## run 1
// motor_ctrl
module motor_ctrl
  #(parameter
    CLK_FREQ = 100_000,
    localparam
    BAND_WIDTH         = 32,
    ONE_ROTATION_PULSE = 630,  
    SAMPLING_RATE      = 100,  
    PWM_PERIOD         = 40,   
    PWM_PERIOD_CYCLE   = (CLK_FREQ / 100_000) * PWM_PERIOD)
   (output logic                  pwm,
    output logic                  dir,
    output logic [BAND_WIDTH-1:0] pulse_width,
    output logic [BAND_WIDTH-1:0] rot_cnt,
    input  logic [31:0]           target_rot_v,
    input  logic [31:0]           p_gain,
    input  logic                  sa,
    input  logic                  sb,
    input  logic                  clk,
    input  logic                  rstn);
   logic [BAND_WIDTH-1:0] pwm_pulse_width;
   pwm_generator #(.BAND_WIDTH(BAND_WIDTH),
                   .PWM_PERIOD_CYCLE(PWM_PERIOD_CYCLE))
   pwm_gen_inst(.width(pwm_pulse_width),
                .pwm(pwm),
                .clk(clk),
                .rstn(rstn));
   rot_encoder #(.BAND_WIDTH(BAND_WIDTH))
   rot_encoder_inst(.sa(sa),
                    .sb(sb),
                    .count(rot_cnt),
                    .clk(clk),
                    .rstn(rstn));
   p_controller #(.BAND_WIDTH(BAND_WIDTH),
                  .CLK_FREQ(CLK_FREQ),
                  .ONE_ROTATION_PULSE(ONE_ROTATION_PULSE),
                  .SAMPLING_RATE(SAMPLING_RATE))
   p_ctrl_inst(.target_rot_v(target_rot_v),
               .p_gain(p_gain),
               .rot_cnt(rot_cnt),
               .pulse_width(pulse_width),
  ...
Size in the first run: about 310 flip-flops, ~130 I/O pins, about 54000 um2 of cells after synthesis.
export LEC_CHECK = 0
export CAP_MARGIN = 20
export CELL_PAD_IN_SITES_DETAIL_PLACEMENT = 0
export CORE_ASPECT_RATIO = 0.55
export CORE_MARGIN = 2
export CORE_UTILIZATION = 72
export MIN_ROUTING_LAYER = met1
export PLACE_DENSITY_LB_ADDON = 0.14
export SETUP_SLACK_MARGIN = 2.34
export SLEW_MARGIN = 20
create_clock -name core_clock -period 7.9 [get_ports {clk}]
run.sh (not shown) runs the stock make flow with config.mk's settings and CLKGATE_MAP_FILE=.
Run 1 reached the final stage; the timing, DRC and antenna checks on its layout passed.
### run 1 -> run 2
Settings: a change of PLACE_DENSITY_LB_ADDON from 0.14 to 0.0; a deleted CORE_ASPECT_RATIO that had been 0.55; a change of SETUP_SLACK_MARGIN from 2.34 to 1.88; a deleted MIN_ROUTING_LAYER that had been met1; an added CTS_CLUSTER_DIAMETER of 94; a deleted CELL_PAD_IN_SITES_DETAIL_PLACEMENT that had been 0; a change of the clock period (ns, I/O delays scaled along) from 7.9 to 6.6.
Results
STATUS run=run 2 STAGES=ALL_DONE FINAL_CHECKS=FAILED CAUSE=setup timing
Taking run 1 as the reference, in run 2 non-clock inverter total of the final layout held steady; final cell area excluding filler cells picked up an extra 3.8%; number of antenna violations at the first check in global routing has increased; number of cells traversed by the worst register-to-register path rose by 8.3%; buffering overhead went up.
Of the two values seen for cell with the largest stage delay on the worst path, sky130_fd_sc_hd__dfxtp_1 was produced by run 1 and sky130_fd_sc_hd__fa_1 by run 2.
Run 2 vs run 1 — area growth from synthesis to layout rose 4.2 points.
Run 2 ended with more wire length than run 1.
For run 3, these inputs were changed with respect to run 2:
Settings: swapping 72 for 45 in CORE_UTILIZATION; putting PLACE_DENSITY at 0.6 where nothing was set; clearing PLACE_DENSITY_LB_ADDON, which used to be 0.0; clearing CTS_CLUSTER_DIAMETER, which used to be 94; swapping 1.88 for 1.71 in SETUP_SLACK_MARGIN; swapping 6.6 for 8.84 in the clock period (ns, I/O delays scaled along).
[summary]
Run 3 did not stop at any stage, and its layout met the timing, DRC and antenna checks. Delta (run 3 minus run 2): total non-filler cell area in the finished layout lower; number of antenna violations at the first check in global routing has decreased; number of sinks driven by the clock tree about even; depth of the most critical reg-to-reg path comparable. Measured against each other, run 2 and run 3 differ in final period demand of the worst path, the lower figure coming from run 2.
## Diff of input files: run 4 against run 3
Settings: changing SETUP_SLACK_MARGIN from 1.71 to 1.36; removing PLACE_DENSITY (formerly 0.6); setting PLACE_DENSITY_LB_ADDON to 0.0 for the first time; changing CORE_UTILIZATION from 45 to 72; changing the clock period (ns, I/O delays scaled along) from 8.84 to 4.81.
==> comparison <==
- Summary of run 4 over run 3: die size now sits lower, utilization now larger, number of non-filler instances in the completed layout fell 2.0%.
- The flow for run 4 finished, though final verification flagged setup timing.
- Compared with run 3, run 4 shows fraction of met1 tracks used by global routing higher by 17 points.
- Clock period minus worst slack, run 4 and run 3, lower one = run 3.
- Diff run 3 -> run 4: design area now larger; clock-buffer cell count lower.
Relative to run 4, the following input files were edited for run 5:
Settings: PLACE_DENSITY_LB_ADDON no longer set, was 0.0; PLACE_DENSITY now 0.6, previously not set; CAP_MARGIN now 0, was 20; CTS_CLUSTER_DIAMETER now 98, previously not set; SETUP_SLACK_MARGIN no longer set, was 1.36; MAX_ROUTING_LAYER now met4, previously not set; the clock period (ns, I/O delays scaled along) now 6.69, was 4.81.
[summary]
Run 5 vs run 4: total chip power down in run 5
First-pass GRT wire length improves in run 5 relative to run 4.
The layout from run 5, despite a flow that completed every stage, fails the layout checks, with the failing checks listed as setup timing.
Run 5 vs run 4 — via count dropped 2920.
Looking at met3 track demand over resource in global routing, run 5 sits below run 4.
Run 5 vs run 4: synthesis-to-layout area growth down in run 5
[compare] base=run 4 new=run 5: register share of the cell area up 0.50 points, total leakage power went down about 5%.
Compared with run 4, in run 5 routed length on met3 moved down; count of final setup violators -about 54%.
--- input diff run 5..run 6 ---
Settings: a deleted MAX_ROUTING_LAYER that had been met4; a deleted CTS_CLUSTER_DIAMETER that had been 98; a change of CAP_MARGIN from 0 to 20; a change of CORE_UTILIZATION from 72 to 39; a change of the clock period (ns, I/O delays scaled along) from 6.69 to 8.84.
Results
Run 6 did not stop at any stage, and its layout met the timing, DRC and antenna checks. Compared with run 5, run 6 shows worst stage delay on the critical path higher by 0.47 ns. Final cell area excluding filler cells on run 6 is down relative to run 5. Max clock power across run 6 and run 5: run 5. Share of the core filled with cells in the final layout: run 6 < run 5. Comparing run 6 and run 5, the lower post-route clock period utilization is on run 6.

The RTL this note starts from:
==> flow/design.v <==
module rot_encoder
  #(parameter
    BAND_WIDTH = 32)
   (input logic                   sa,
    input logic                   sb,
    output logic [BAND_WIDTH-1:0] count,
    input logic                   clk,
    input logic                   rstn);
   logic [BAND_WIDTH-1:0]         count_r;
   logic [3:0]                    patern;
   logic [1:0]                    sa_q, sb_q;
   always_comb begin
      count  = count_r;
      patern = {sa_q[1], sb_q[1], sa_q[0], sb_q[0]};
   end
   always_ff @(posedge clk) begin
      if(!rstn) begin
         count_r <= 0;
         sa_q    <= 0;
         sb_q    <= 0;
      end
      else begin
         sa_q[1] <= sa_q[0];
         sb_q[1] <= sb_q[0];
         sa_q[0] <= sa;
         sb_q[0] <= sb;
         case(patern)
           4'b0010: count_r <= count_r + 1;
           4'b1011: count_r <= count_r + 1;
           4'b1101: count_r <= count_r + 1;
           4'b0100: count_r <= count_r + 1;
           4'b0001: count_r <= count_r - 1;
           4'b0111: count_r <= count_r - 1;
           4'b1110: count_r <= count_r - 1;
           4'b1000: count_r <= count_r - 1;
           default: count_r <= count_r;
         endcase
      end
   end
endmodule
module pwm_generator
  #(parameter
    BAND_WIDTH       = 32,
    PWM_PERIOD_CYCLE = 1000)
   (input logic [BAND_WIDTH-1:0] width,
    output logic                 pwm,
    input logic                  clk,
    input logic                  rstn);
   logic [BAND_WIDTH-1:0]        count_r;
   always_comb begin
      pwm = (count_r < width) ? 1 : 0;
   end
   always_ff @(posedge clk) begin
      if(!rstn) begin
         count_r <= 0;
      end
      else if(count_r < PWM_PERIOD_CYCLE) begin
         count_r <= count_r + 1;
      end
      else begin
         count_r <= 0;
      end
   end
endmodule
module p_controller
  #(parameter
    BAND_WIDTH         = 32,
    CLK_FREQ           = 100_000_000,
    ONE_ROTATION_PULSE = 630,  
    SAMPLING_RATE      = 100,  
    localparam
    PI_FIXED           = 804,  
    RESOLUTION         = 2 * PI_FIXED * SAMPLING_RATE / ONE_ROTATION_PULSE,
    UPDATE_INTERVAL    = CLK_FREQ / SAMPLING_RATE)
   (input  logic [31:0]           target_rot_v,
    input  logic [31:0]           p_gain,
    input  logic [31:0]           rot_cnt,
    output logic [BAND_WIDTH-1:0] pulse_width,
    input  logic                  clk,
    input  logic                  rstn);
   typedef enum logic [1:0] {STT_GET_ERROR,
                             STT_CALC_TERM,
                             STT_CALC_PULSE,
                             STT_WAIT} p_statetype;
   p_statetype  p_state;
   logic [31:0] cnt_r;
   logic        update_flag;
   logic [31:0] rot_cnt_r;
   logic signed [BAND_WIDTH*2-1:0] pulse_width_r, pulse_width_w;
   logic signed [BAND_WIDTH*2-1:0] rotate_samp_cnt_r;
   logic signed [BAND_WIDTH*2-1:0] error_w;
   logic signed [BAND_WIDTH*2-1:0] error_r, p_error_r;
   logic signed [BAND_WIDTH*2-1:0] p_term_r;
   logic signed [BAND_WIDTH*2-1:0] p_term_w;
   logic [31:0] p_gain_r;
   always_comb begin
      update_flag   = (cnt_r == UPDATE_INTERVAL) ? 1 : 0;
      error_w       = $signed(target_rot_v) - (rotate_samp_cnt_r * $signed(RESOLUTION));
      p_term_w      = ($signed(p_gain_r) * error_r);
      pulse_width_w = pulse_width_r + p_term_r;
      pulse_width   = pulse_width_r;
   end
   always_ff @(posedge clk) begin
      if(!rstn) begin
         p_state           <= STT_WAIT;
         cnt_r             <= 0;
         pulse_width_r     <= 0;
         rotate_samp_cnt_r <= 0;
         rot_cnt_r         <= 0;
         error_r           <= 0;
         p_error_r         <= 0;
         p_term_r          <= 0;
      end
      else begin
         p_gain_r <= p_gain;
         if(update_flag) begin
            cnt_r <= 0;
         end
         else begin
            cnt_r <= cnt_r + 1;
         end
         case(p_state)
           STT_GET_ERROR: begin
              p_error_r <= error_r;
              error_r   <= error_w;
              p_state <= STT_CALC_TERM;
           end
           STT_CALC_TERM: begin
              p_term_r <= p_term_w >>> 16;
              p_state  <= STT_CALC_PULSE;
           end
           STT_CALC_PULSE: begin
              pulse_width_r <= (target_rot_v != 0) ? pulse_width_w : 0;
              p_state       <= STT_WAIT;
           end
           STT_WAIT: begin
              if(update_flag) begin
                 rotate_samp_cnt_r <= $signed(rot_cnt) - $signed(rot_cnt_r);
                 rot_cnt_r         <= rot_cnt;
                 p_state           <= STT_GET_ERROR;
              end
           end
         endcase
      end
   end
endmodule
module motor_ctrl
  #(parameter
    CLK_FREQ = 100_000,
    localparam
    BAND_WIDTH         = 32,
    ONE_ROTATION_PULSE = 630,  
    SAMPLING_RATE      = 100,  
    PWM_PERIOD         = 40,   
    PWM_PERIOD_CYCLE   = (CLK_FREQ / 100_000) * PWM_PERIOD)
   (output logic                  pwm,
    output logic                  dir,
    output logic [BAND_WIDTH-1:0] pulse_width,
    output logic [BAND_WIDTH-1:0] rot_cnt,
    input  logic [31:0]           target_rot_v,
    input  logic [31:0]           p_gain,
    input  logic                  sa,
    input  logic                  sb,
    input  logic                  clk,
    input  logic                  rstn);
   logic [BAND_WIDTH-1:0] pwm_pulse_width;
   pwm_generator #(.BAND_WIDTH(BAND_WIDTH),
                   .PWM_PERIOD_CYCLE(PWM_PERIOD_CYCLE))
   pwm_gen_inst(.width(pwm_pulse_width),
                .pwm(pwm),
                .clk(clk),
                .rstn(rstn));
   rot_encoder #(.BAND_WIDTH(BAND_WIDTH))
   rot_encoder_inst(.sa(sa),
                    .sb(sb),
                    .count(rot_cnt),
                    .clk(clk),
                    .rstn(rstn));
   p_controller #(.BAND_WIDTH(BAND_WIDTH),
                  .CLK_FREQ(CLK_FREQ),
                  .ONE_ROTATION_PULSE(ONE_ROTATION_PULSE),
                  .SAMPLING_RATE(SAMPLING_RATE))
   p_ctrl_inst(.target_rot_v(target_rot_v),
               .p_gain(p_gain),
               .rot_cnt(rot_cnt),
               .pulse_width(pulse_width),
               .clk(clk),
               .rstn(rstn));
   always_comb begin
      dir             = pulse_width[31:31] ? 1'b1 : 1'b0;
      pwm_pulse_width = pulse_width[31:31] ? ~pulse_width : pulse_width;
   end
endmodule
clock: 6.69 ns
lec_check: 0
cap_margin: 0
core_margin: 2
core_utilization: 72
cts_cluster_diameter: 98
cts_cluster_size: 84
hold_slack_margin: -0.07
max_routing_layer: met4
place_density: 0.6
setup_slack_margin: 1.16
slew_margin: 20
The first run reached the layout checks and failed them: negative setup slack.
Next try:
- CAP_MARGIN: 0 -> 20
- CTS_CLUSTER_DIAMETER: 98 -> not set
- CTS_CLUSTER_SIZE: 84 -> not set
- HOLD_SLACK_MARGIN: -0.07 -> not set
- MAX_ROUTING_LAYER: met4 -> not set
- PLACE_DENSITY: 0.6 -> 0.64
- SETUP_SLACK_MARGIN: 1.16 -> -0.54
- clock period: 6.69 -> 5.51 ns (I/O delays scaled with it)
The new run completed and failed the layout checks on negative setup slack.
Wire length went up slightly.
Power went up by a quarter to a third.
Maximum frequency went down slightly.
Final area went up slightly.
Worst hold slack loses 8.5 ps.
Die area stays the same.
Setup slack loses 1200 ps.
Critical path depth went down by 5.
Final cell count went up by a few percent.
Synthesized cell count does not change.
Next try:
- CORE_UTILIZATION: 72 -> 45
- PLACE_DENSITY: 0.64 -> 0.6
- SETUP_SLACK_MARGIN: -0.54 -> not set
- clock period: 5.51 -> 9.89 ns (I/O delays scaled with it)
After rerunning:
- The changed run went through all stages and came out clean
- power came out lower by 46%
- clock power falls by 44%
- setup slack is better by 3300 ps
- sequential power drops by 42%
- area after synthesis stays the same
- die area came out higher by 59%
- critical path depth falls by 2
Next try:
- CAP_MARGIN: 20 -> 0
- CORE_UTILIZATION: 45 -> 72
- CTS_CLUSTER_DIAMETER: not set -> 64
- SETUP_SLACK_MARGIN: not set -> -0.54
- clock period: 9.89 -> 5.51 ns (I/O delays scaled with it)
After rerunning: The changed run completed and failed the layout checks on negative setup slack. Wire length is higher by a few percent. Total power is higher by well over a third. Flip-flop count is unchanged. Area after synthesis stays the same. Worst setup slack is worse by 3300 ps. Critical path depth is higher by 3. Cell count is lower slightly. Maximum frequency is higher by about a fifth. Global-route usage is higher by 16 points. Design area is higher by a little under a tenth.
Power is estimated from default activity; no workload was simulated.
